alpha:
==> flow/design.v (excerpt) <==
module top (
  input  logic        clk,
  input  logic        rst_n,
  input  logic [15:0] setpoint,
  input  logic [15:0] feedback,
  input  logic [15:0] Kp,
  input  logic [15:0] Ki,
  input  logic [15:0] Kd,
  input  logic [15:0] clk_prescaler,
  output logic [15:0] control_signal
);
  pid_controller u_dut (
    .clk(clk),
    .rst_n(rst_n),
    .setpoint(setpoint),
    .feedback(feedback),
    .Kp(Kp),
    .Ki(Ki),
    .Kd(Kd),
    .clk_prescaler(clk_prescaler),
    .control_signal(control_signal)
  );
endmodule
Size in the first run: roughly 2400 cells after synthesis, about 110 I/O pins, ~18000 um^2 of cells after synthesis.
clock: 10.9 ns
lec_check: 0
abc_area: 1
cap_margin: 40
cell_pad_in_sites_global_placement: 2
core_aspect_ratio: 1.57
core_margin: 10
core_utilization: 40
cts_cluster_diameter: 165
cts_cluster_size: 26
gpl_routability_driven: 0
gpl_timing_driven: 0
max_routing_layer: met4
min_routing_layer: met1
place_density_lb_addon: 0.15
setup_slack_margin: 0.78
slew_margin: 0
tns_end_percent: 45
run.sh (not shown) runs the stock make flow with config.mk's settings and CLKGATE_MAP_FILE=.
alpha finished every stage and its layout cleared the timing, design-rule and antenna checks.
Here is what was changed in the inputs of beta compared with alpha.
==> flow/config.mk <==
export PLATFORM = sky130hd
export DESIGN_NAME = top
export DESIGN_NICKNAME = top
export VERILOG_FILES = /design/flow/design.v
export SDC_FILE = /design/flow/constraint.sdc
export NUM_CORES = 4
export LEC_CHECK = 0
export CAP_MARGIN = 10
export CORE_MARGIN = 2
export CORE_UTILIZATION = 40
export CTS_CLUSTER_SIZE = 82
export SLEW_MARGIN = 20
==> flow/constraint.sdc <==
create_clock -name core_clock -period 13.6 [get_ports {clk}]
set_input_delay 2.7200 -clock core_clock [delete_from_list [all_inputs] [get_ports {clk}]]
set_output_delay 2.7200 -clock core_clock [all_outputs]
set_load 0.01 [all_outputs]
==> results <==
Lower amount of wire on met2 after detailed routing was reported by beta, not alpha.
Cell depth of the worst min-delay path (higher): alpha
beta vs. alpha: multi-input gate area in the final layout fell 7.4%; detailed-routed wire length on met3 rose by about 26%; number of library cell types mapped by synthesis grew by 11%; worst-case setup margin in the final layout decreased 0.053 ns; synthesized chip area reported by yosys has decreased.
Between alpha and beta, chip area is lower for beta, alpha comes in above that.
Taking alpha as the reference, in beta cell count now smaller, critical path depth has decreased, final area went down.

* * *

top again, from the RTL that the note above started with.
// top
module top (
  input  logic        clk,
  input  logic        rst_n,
  input  logic [15:0] setpoint,
  input  logic [15:0] feedback,
  input  logic [15:0] Kp,
  input  logic [15:0] Ki,
  input  logic [15:0] Kd,
  input  logic [15:0] clk_prescaler,
  output logic [15:0] control_signal
);
clock: 5.35 ns
lec_check: 0
abc_area: 0
cap_margin: 20
core_margin: 2
core_utilization: 70
cts_cluster_diameter: 354
cts_cluster_size: 15
setup_slack_margin: -0.4
slew_margin: 20
The starting point ran to the end with violations: negative setup slack.
==> next run, changes <==
Settings changed: ABC_AREA 0 to default, CORE_UTILIZATION 70 to 65, CTS_CLUSTER_DIAMETER 354 to default, CTS_CLUSTER_SIZE 15 to default, SETUP_SLACK_MARGIN -0.4 to default, TNS_END_PERCENT from default to 5.
Clock period 5.35 ns to 9.91 ns, I/O delays scaled along.
=> The changed run reached the layout checks and failed them: negative setup slack; count of clock-buffer cells in the layout stays the same; worst setup slack improved by 4.4 ns; via count came out lower by about 25%; core utilization drops by 17 points; register-to-register slack gets better by 5.5 ns; cell area went down by about 10%; sequential cell count stays the same; critical path depth went up by 1; synthesized area stays the same.
==> next run, changes <==
Settings changed: CORE_UTILIZATION 65 to 40, TNS_END_PERCENT 5 to default.
Clock period 9.91 ns to 8.22 ns, I/O delays scaled along.
Result:
- The changed run reached the layout checks and failed them: negative setup slack
- utilization went down by 27 points
- wire length went up by 8.1%
- global-route usage went down by 11 points
==> next run, changes <==
Settings changed: CORE_UTILIZATION 40 to 72, CTS_CLUSTER_SIZE from default to 88, PLACE_DENSITY_LB_ADDON from default to 0.03, TNS_END_PERCENT from default to 5.
Clock period 8.22 ns to 10.2 ns, I/O delays scaled along.
The new run reached the layout checks and failed them: negative setup slack.
Setup slack improved by 1.4 ns.
Via count grows by about 3.2%.
Global-route usage grows by 16 points.
First-iteration DRC count grows by about 30%.
Sequential share of layout area grows by 0.51 points.
Worst hold slack improved by 0.0033 ns.
